== oak ==
Design cpu, start of the top module:
module cpu(input clk, reset, input [15:0] i_mem_rddata, output logic o_mem_rd, o_mem_wr, output logic [15:0] o_mem_addr, o_mem_wrdata);
	logic ld_pc, pc_inc, ldpc7, Ain, Gin, AddSub, ldnz, ld_ir, ld_addr, ld_data, done;
	logic Gout, pcout, out8, s8out, s11out, wr, n, z;
	logic [15:0] buswire, wA, wG, wPC, wr0, wr1, wr2, wr3, wr4, wr5, wr6, wr7, sext_imm8, sext_imm11, IR, addr, data, sum;
	logic [7:0] Xreg, Yreg, Rin, Rout;
	logic [12:0] Sel;
	logic [7:0] imm8;
	logic [10:0] imm11;
	logic [4:0] inst;
	enum int unsigned
	{
		INIT,
		T0,
		T1,
		T2,
		T3,
		T4,
		T5,
		T6
	} state, nextstate;
	always @(posedge clk)
		if (reset)
			state <= INIT;
		else
			state <= nextstate;	
	always @(state, done)
	begin
		case (state)
			INIT:
				nextstate = T0;
			T0:  
				nextstate = T1;
			T1: begin
 				if (done) nextstate = T0;
 				else nextstate = T2;
 			end
			T2: 
 			begin
 				if (done) nextstate = T0;
				else nextstate = T3;
			end
	 		T3:  
	 		begin
				if (done) nextstate = T0;
 				else nextstate = T4;
 			end
			T4:  
			begin
 				if (done) nextstate = T0;
 				else nextstate = T5;
 			end
			T5:  
			begin
 				if (done) nextstate = T0;
 				else nextstate = T6;
 			end
 			T6: nextstate = T0;
			default: nextstate = INIT;
		endcase
	end
	always @(*)
	begin
		parameter 
		mv = 5'b0, add = 5'b1, sub = 5'b10, cmp = 5'b11, ld = 5'b100, st = 5'b101, 
		mvi = 5'b10000, addi = 5'b10001, subi = 5'b10010, cmpi = 5'b10011, mvhi = 5'b10110,
		jr = 5'b1000, jzr = 5'b1001, jnr = 5'b1010, callr = 5'b1100, 
		j = 5'b11000, jz = 5'b11001, jn = 5'b11010, call = 5'b11100;
		ld_pc = 0; pc_inc = 0; ldpc7 = 0; out8 = 0; Ain = 0; Gin = 0; AddSub = 0; ldnz = 0; 
		ld_ir = 0; ld_addr = 0; ld_data = 0; done = 0;
		Gout = 0; pcout = 0; s8out = 0; s11out = 0;
		o_mem_rd = 0; o_mem_wr = 0; wr = 0;
		Rin = 0;
		Rout = 0;
		case (state)
			INIT: begin
				ld_addr = 1;
				o_mem_rd = 1;
			end
			T0:  
				begin
					ld_ir = 1;
					pc_inc = 1;  
				end
			T1:
				case (inst)
					mv:
					begin
						Rout = Yreg;
						Rin = Xreg;
						ld_addr = 1;
					end
					add, sub, cmp: begin
						Rout = Xreg;
  ...
Size in the first run: ~2600 cells after synthesis, about 250 flip-flops.
clock: 6.82 ns
lec_check: 0
abc_area: 1
cap_margin: 20
cell_pad_in_sites_detail_placement: 0
cell_pad_in_sites_global_placement: 3
core_margin: 2
core_utilization: 57
cts_cluster_diameter: 69
gpl_routability_driven: 1
gpl_timing_driven: 0
hold_slack_margin: 0.01
max_routing_layer: met5
min_routing_layer: met2
place_density_lb_addon: 0.01
setup_slack_margin: -0.2
slew_margin: 20
run.sh (not shown) runs the stock make flow with config.mk's settings and CLKGATE_MAP_FILE=.
oak | ERROR | 3_1_place_gp_skip_io
Relative to oak, the following input files were edited for pine:
- CTS_CLUSTER_DIAMETER removed (was 69)
- GPL_TIMING_DRIVEN removed (was 0)
- MIN_ROUTING_LAYER removed (was met2)
- CELL_PAD_IN_SITES_DETAIL_PLACEMENT removed (was 0)
- MAX_ROUTING_LAYER removed (was met5)
- SETUP_SLACK_MARGIN changed from -0.2 to 1.3
- ABC_AREA removed (was 1)
- PLACE_DENSITY_LB_ADDON removed (was 0.01)
- CELL_PAD_IN_SITES_GLOBAL_PLACEMENT removed (was 3)
- GPL_ROUTABILITY_DRIVEN removed (was 1)
- HOLD_SLACK_MARGIN removed (was 0.01)
- CORE_UTILIZATION changed from 57 to 55
- the clock period (ns, I/O delays scaled along) changed from 6.82 to 4.97
Notes after the runs:
- oak failed in 3_1_place_gp_skip_io with FLW-0024.
- In the summary table, pine is marked failed, with error GRT-0232 raised in 5_1_grt.
- Summary of pine over oak: synthesized flop and latch total held, synthesized cell count now smaller, floorplan die width grew by 2.9 µm.
- In the metrics for pine and oak, the one carrying the lower mux contribution to synthesized area is oak.
- Taking oak as the reference, in pine AND-OR/OR-AND share of the synthesized area has increased; site row count has increased; die size has increased.
- Delta (pine minus oak): cell area after synthesis -about 0.45%; area inside the core boundary +3.1%; adder-cell share of the synthesized area ~0 delta.
- Comparing pine with oak, the share of synthesized area occupied by flip-flops and latches came out essentially unchanged.
Inputs modified between pine and birch:
- a deleted SETUP_SLACK_MARGIN that had been 1.3
- a change of CORE_UTILIZATION from 55 to 40
- a change of the clock period (ns, I/O delays scaled along) from 4.97 to 7.5
Results
- Reported for pine and birch, mean post-synth cell area turned out identical to the last digit.
- The number of cells in Yosys stat on pine is in line with that on birch.
- birch vs. pine: post-place setup slack now sits higher, die extent in y now sits higher, row count now sits higher, detailed placement HPWL now sits lower.
- Number of buffers added by the clock tree synthesis step was lower in pine than in birch.
- pine -> birch: placed cell area decreased by more than 10%
- birch against pine: die area increased by about 37% relative to the old numbers, final weighted congestion in routability-driven placement decreased by about 7% relative to the old numbers.
- Re synthesized area: no difference whatsoever between pine and birch.
- birch completed every stage of the flow, and the final layout passed the timing, DRC and antenna checks.
Here is what was changed in the inputs of maple compared with birch.
- setting SETUP_SLACK_MARGIN to -0.18 for the first time
- changing CORE_UTILIZATION from 40 to 72
- changing the clock period (ns, I/O delays scaled along) from 7.5 to 6.61
Results
maple ran in full, but the layout does not pass; the checks complain about setup timing. Switching share of power in maple vs birch: up 0.54 points. Against birch, maple reports a worst reg-to-reg setup slack that is lower. Worst setup path endpoint = rG.Q[15]$_DFFE_PP_: maple; worst setup path endpoint = r0.Q[15]$_SDFFE_PP0P_: birch. Relative to birch, maple improves die size. The pre-CTS setup slack in maple was lower than what birch gave.
--- input diff maple..cedar ---
- SETUP_SLACK_MARGIN no longer set, was -0.18
- CORE_UTILIZATION now 40, was 72
- the clock period (ns, I/O delays scaled along) now 7.35, was 6.61
--- outcome ---
cedar reached the final stage; the timing, DRC and antenna checks on its layout passed.
Total power: cedar below maple
Met1 track utilization from global routing delta for cedar relative to maple: 20 points lower
Diff cedar..maple | register cell area after layout | negligible
Compared with maple, in cedar count of filler cells inserted in the layout rose 3050, clock transition at the register clock pins on the worst setup and hold paths after CTS about even, area added between synthesis and finish fell 0.42 points, die span in y rose 55 µm.
NOTE: detailed-route wire length in cedar exceeds that of maple
cedar vs maple on total core area: cedar is the higher one.


Setup of job 8971:
Starting RTL as in the previous note.
Settings: LEC_CHECK=0, ABC_AREA=1, CAP_MARGIN=20, CELL_PAD_IN_SITES_DETAIL_PLACEMENT=0, CORE_MARGIN=2, CORE_UTILIZATION=58, CTS_CLUSTER_DIAMETER=29, CTS_CLUSTER_SIZE=19, PLACE_DENSITY_LB_ADDON=0.14, SETUP_SLACK_MARGIN=0.16, SLEW_MARGIN=20, TNS_END_PERCENT=90; clock period 6.53 ns.
Job 8971 went all the way through the flow, and no timing, DRC or antenna check failed.
Input-level comparison between job 9449 and job 8971:
Settings: HOLD_SLACK_MARGIN newly set to -0.08; SETUP_SLACK_MARGIN changed from 0.16 to 0.8; CTS_CLUSTER_DIAMETER changed from 29 to 236; CORE_UTILIZATION changed from 58 to 71; PLACE_DENSITY_LB_ADDON changed from 0.14 to 0.3; the clock period (ns, I/O delays scaled along) changed from 6.53 to 7.54.
Delta(non-clock buffer count in the final layout, job 9449 - job 8971) < 0
The number of clock buffers in the layout reported for job 9449 is smaller than that of job 8971 by 74%.
Across job 8971 and job 9449, none had a timing, DRC or antenna violation.
Job 9449 has global-route usage above what job 8971 had.
Against job 8971, job 9449 comes in 2 higher on count of buffer and inverter cells on the critical path.
Taking job 9449 over job 8971, the overall power after layout ratio works out to 0.48.
Number of placed instances, taps included sits lower in job 9449 than in job 8971.
## Diff of input files: job 1361 against job 9449
Settings: removing PLACE_DENSITY_LB_ADDON (formerly 0.3); setting PLACE_DENSITY to 0.63 for the first time; removing ABC_AREA (formerly 1); changing CORE_UTILIZATION from 71 to 18; removing TNS_END_PERCENT (formerly 90); removing CTS_CLUSTER_DIAMETER (formerly 236); changing SETUP_SLACK_MARGIN from 0.8 to 0.49; removing CELL_PAD_IN_SITES_DETAIL_PLACEMENT (formerly 0); removing HOLD_SLACK_MARGIN (formerly -0.08); removing CTS_CLUSTER_SIZE (formerly 19); changing the clock period (ns, I/O delays scaled along) from 7.54 to 7.5.
Notes after the runs:
The switching share of power of job 1361 is lower than that of job 9449. The lower final clock period utilization by the worst path came out of job 9449. Side by side, number of instances in the synthesized netlist turned out lower in job 1361 than in job 9449. In the tables for job 9449 and job 1361, first-pass GRT wire length reads higher with job 1361.


## branch raven
cpu again, from the RTL that the note above started with.
make LEC_CHECK=0 ABC_AREA=1 CAP_MARGIN=20 CELL_PAD_IN_SITES_DETAIL_PLACEMENT=0 CORE_MARGIN=2 CORE_UTILIZATION=43 CTS_CLUSTER_DIAMETER=191 CTS_CLUSTER_SIZE=19 GPL_ROUTABILITY_DRIVEN=0 HOLD_SLACK_MARGIN=0.23 PLACE_DENSITY_LB_ADDON=0.22 SETUP_SLACK_MARGIN=-0.01 SLEW_MARGIN=20 TNS_END_PERCENT=30 finish   # period 9.53 ns
diff inputs: branch raven => branch tundra
# branch raven
export LEC_CHECK = 0
export ABC_AREA = 1
export CAP_MARGIN = 20
export CELL_PAD_IN_SITES_DETAIL_PLACEMENT = 0
export CORE_MARGIN = 2
export CORE_UTILIZATION = 43
export CTS_CLUSTER_DIAMETER = 191
export CTS_CLUSTER_SIZE = 19
export GPL_ROUTABILITY_DRIVEN = 0
export HOLD_SLACK_MARGIN = 0.23
export PLACE_DENSITY_LB_ADDON = 0.22
export SETUP_SLACK_MARGIN = -0.01
export SLEW_MARGIN = 20
export TNS_END_PERCENT = 30
create_clock -name core_clock -period 9.53 [get_ports {clk}]
# branch tundra
export LEC_CHECK = 0
export CAP_MARGIN = 20
export CORE_MARGIN = 2
export CORE_UTILIZATION = 64
export SETUP_SLACK_MARGIN = 1.33
export SLEW_MARGIN = 20
create_clock -name core_clock -period 4.97 [get_ports {clk}]
--- outcome ---
branch tundra | ERROR | global routing
branch tundra ends up with a number of instances resized during post-cts repair that is 221 higher than in branch raven.
In the flow results for branch tundra and branch raven, the post-synthesis chip area from yosys is larger on branch raven.
Per the comparison of branch tundra with branch raven, post-DP HPWL increased about 25%; cell area after technology mapping fell by about 0.45%.
Compared with branch raven, branch tundra shows a mux contribution to synthesized area that is 1.2 points higher.
Taking branch raven as the reference, in branch tundra synthesized instance count went down by 429, pre-CTS worst setup slack fell by 3.36 ns, synthesized netlist net count moved down, core box area has decreased.


cpu again, from the RTL that the note above started with.
Design cpu, start of the top module:
module cpu(input clk, reset, input [15:0] i_mem_rddata, output logic o_mem_rd, o_mem_wr, output logic [15:0] o_mem_addr, o_mem_wrdata);
	logic ld_pc, pc_inc, ldpc7, Ain, Gin, AddSub, ldnz, ld_ir, ld_addr, ld_data, done;
	logic Gout, pcout, out8, s8out, s11out, wr, n, z;
	logic [15:0] buswire, wA, wG, wPC, wr0, wr1, wr2, wr3, wr4, wr5, wr6, wr7, sext_imm8, sext_imm11, IR, addr, data, sum;
	logic [7:0] Xreg, Yreg, Rin, Rout;
	logic [12:0] Sel;
	logic [7:0] imm8;
	logic [10:0] imm11;
	logic [4:0] inst;
	enum int unsigned
	{
		INIT,
		T0,
		T1,
		T2,
		T3,
		T4,
		T5,
		T6
	} state, nextstate;
	always @(posedge clk)
		if (reset)
			state <= INIT;
		else
			state <= nextstate;	
	always @(state, done)
	begin
		case (state)
			INIT:
				nextstate = T0;
			T0:  
				nextstate = T1;
			T1: begin
 				if (done) nextstate = T0;
 				else nextstate = T2;
 			end
			T2: 
 			begin
 				if (done) nextstate = T0;
  ...
Settings: LEC_CHECK=0, ABC_AREA=0, CAP_MARGIN=20, CORE_MARGIN=2, CORE_UTILIZATION=65, CTS_CLUSTER_DIAMETER=251, SETUP_SLACK_MARGIN=-0.51, SLEW_MARGIN=20, TNS_END_PERCENT=70; clock period 5.63 ns.
The baseline finished but fails on setup timing.
Rerun with:
--- a/flow/config.mk
+++ b/flow/config.mk
@@ -9,7 +9,9 @@
 export CAP_MARGIN = 20
 export CORE_MARGIN = 2
-export CORE_UTILIZATION = 65
-export CTS_CLUSTER_DIAMETER = 251
-export SETUP_SLACK_MARGIN = -0.51
+export CORE_UTILIZATION = 72
+export CTS_CLUSTER_DIAMETER = 310
+export CTS_CLUSTER_SIZE = 99
+export PLACE_DENSITY = 0.42
+export SETUP_SLACK_MARGIN = 0.74
 export SLEW_MARGIN = 20
-export TNS_END_PERCENT = 70
+export TNS_END_PERCENT = 10
==> flow/constraint.sdc (replaced) <==
create_clock -name core_clock -period 3.11 [get_ports {clk}]
set_input_delay 0.6220 -clock core_clock [delete_from_list [all_inputs] [get_ports {clk}]]
set_output_delay 0.6220 -clock core_clock [all_outputs]
set_load 0.01 [all_outputs]
The new run died in 3_5_place_dp with DPL-0033.
Synthesized cell count is unchanged.
Area after synthesis does not change.
Die area falls by roughly a tenth.
Rerun with:
==> flow/config.mk (replaced) <==
export PLATFORM = sky130hd
export DESIGN_NAME = cpu
export DESIGN_NICKNAME = cpu
export VERILOG_FILES = /design/flow/design.v
export SDC_FILE = /design/flow/constraint.sdc
export NUM_CORES = 4
export LEC_CHECK = 0
export ABC_AREA = 1
export CAP_MARGIN = 20
export CORE_ASPECT_RATIO = 0.67
export CORE_MARGIN = 2
export CORE_UTILIZATION = 40
export CTS_CLUSTER_SIZE = 46
export HOLD_SLACK_MARGIN = 0.12
export SLEW_MARGIN = 20
==> flow/constraint.sdc (replaced) <==
create_clock -name core_clock -period 11.0 [get_ports {clk}]
set_input_delay 2.2000 -clock core_clock [delete_from_list [all_inputs] [get_ports {clk}]]
set_output_delay 2.2000 -clock core_clock [all_outputs]
set_load 0.01 [all_outputs]
What happened: With this change the flow finished with timing, DRC and antenna clean. Die area rose by 79%. Synthesized cell count increases by 20%. Area after synthesis grows by 0.45%.


Setup of run 1:
cpu again, from the RTL that the note above started with.
==> flow/config.mk <==
export PLATFORM = sky130hd
export DESIGN_NAME = cpu
export DESIGN_NICKNAME = cpu
export VERILOG_FILES = /design/flow/design.v
export SDC_FILE = /design/flow/constraint.sdc
export NUM_CORES = 4
export LEC_CHECK = 0
export ABC_AREA = 1
export CAP_MARGIN = 0
export CELL_PAD_IN_SITES_DETAIL_PLACEMENT = 0
export CORE_MARGIN = 2
export CORE_UTILIZATION = 71
export CTS_CLUSTER_DIAMETER = 29
export CTS_CLUSTER_SIZE = 19
export HOLD_SLACK_MARGIN = -0.08
export PLACE_DENSITY_LB_ADDON = 0.26
export SETUP_SLACK_MARGIN = 0.97
export SLEW_MARGIN = 20
export TNS_END_PERCENT = 90
==> flow/constraint.sdc <==
create_clock -name core_clock -period 6.93 [get_ports {clk}]
set_input_delay 1.3860 -clock core_clock [delete_from_list [all_inputs] [get_ports {clk}]]
set_output_delay 1.3860 -clock core_clock [all_outputs]
set_load 0.01 [all_outputs]
Run 1 | ERROR | global routing
> inputs changed (run 1 -> run 2)
Settings: a change of SETUP_SLACK_MARGIN from 0.97 to -0.2; an added MAX_ROUTING_LAYER of met4; a deleted CTS_CLUSTER_DIAMETER that had been 29; a change of HOLD_SLACK_MARGIN from -0.08 to 0.12; a change of CORE_UTILIZATION from 71 to 66; a change of CAP_MARGIN from 0 to 20; a change of PLACE_DENSITY_LB_ADDON from 0.26 to 0.22; a change of the clock period (ns, I/O delays scaled along) from 6.93 to 2.12.
Results
- Diff run 2..run 1 | number of standard cells after synthesis | unchanged
- Summary of run 2 over run 1: height of the chip higher, number of instances in the placed design now larger, post-place instance area +0.0053 mm².
- Run 2 did not make it past clock tree synthesis, where a tool error ended it.
Modified inputs, run 3 compared to run 2
Settings: CORE_UTILIZATION changed from 66 to 58; MAX_ROUTING_LAYER removed (was met4); SETUP_SLACK_MARGIN changed from -0.2 to 0.8; the clock period (ns, I/O delays scaled along) changed from 2.12 to 4.51.
==> comparison <==
Although run 3 finished all stages, its layout failed final checks on capacitance limit, slew limit, setup timing. Run 3 — number of cells in the design after placement about 4% lower, run 2 as reference. Side by side, placed standard-cell area turned out lower in run 3 than in run 2. Run 3: initial core utilization 8.0 points below run 2. Compared to run 2, run 3 was floorplanned on a bigger die.
diff inputs: run 3 => run 4
Settings: ABC_AREA: 1 -> unset; PLACE_DENSITY_LB_ADDON: 0.22 -> unset; CELL_PAD_IN_SITES_DETAIL_PLACEMENT: 0 -> unset; SETUP_SLACK_MARGIN: 0.8 -> -0.49; TNS_END_PERCENT: 90 -> unset; CTS_CLUSTER_SIZE: 19 -> unset; HOLD_SLACK_MARGIN: 0.12 -> unset; CORE_UTILIZATION: 58 -> 64; the clock period (ns, I/O delays scaled along): 4.51 -> 4.97.
==> comparison <==
Instance count after placement with tap cells included, run 3 and run 4: smaller value in run 4
Run 4 reports a lower worst setup slack after placement than run 3 does.
On register area share after synthesis, run 3 and run 4 are basically level.
Looking at run 3 and run 4, the total of flip-flops plus latches after synthesis is a wash.
Max row count across run 3 and run 4: run 3
Compared with run 3, run 4 improves total standard cell area after synthesis.
From run 3 to run 4 the numbers moved as follows: cell count after synthesis went down 429, count of cell types in the netlist went up 82%.
Run 4 did not run to completion, as it errored out during global routing.
Run 4 reports a higher average footprint of a synthesized cell than run 3 does.
Run 4 vs run 3 on area enclosed by the die boundary: run 4 is the lower one.
For the overall die width, run 4 came in about 5% lower than run 3 did.
### run 4 -> run 5
Settings: HOLD_SLACK_MARGIN: unset -> 0.25; GPL_TIMING_DRIVEN: unset -> 0; CORE_UTILIZATION: 64 -> 70; CELL_PAD_IN_SITES_DETAIL_PLACEMENT: unset -> 2; PLACE_DENSITY: unset -> 0.63; SETUP_SLACK_MARGIN: -0.49 -> 0.49; the clock period (ns, I/O delays scaled along): 4.97 -> 7.5.
Lower number of rows created at floorplan was reported by run 5, not run 4.
Status: run 5 FAILED at detailed placement (tool error)
Die: run 5 smaller than run 4
Comparing run 5 against run 4, there is no change at all in synthesized cell count.
| horizontal die dimension | higher: run 4 |
[inputs] run 6 vs run 5
Settings: HOLD_SLACK_MARGIN no longer set, was 0.25; GPL_TIMING_DRIVEN no longer set, was 0.
[summary]
Run 6: aborted in detailed placement (tool error). Compared run 6 against run 5; chip area from the yosys synthesis statistics within noise. From run 5 to run 6, total nets after synthesis did not move at all. Going from run 5 to run 6, mux cell area share after synthesis was more or less identical, routability-driven placement congestion ratio went down, post-synthesis xor/xnor area fraction ~0 delta, vertical die dimension level, aoi/oai-family share of the synthesized area now sits at about the same level.
Power figures rest on the tool's default switching activity, not on a simulated workload.
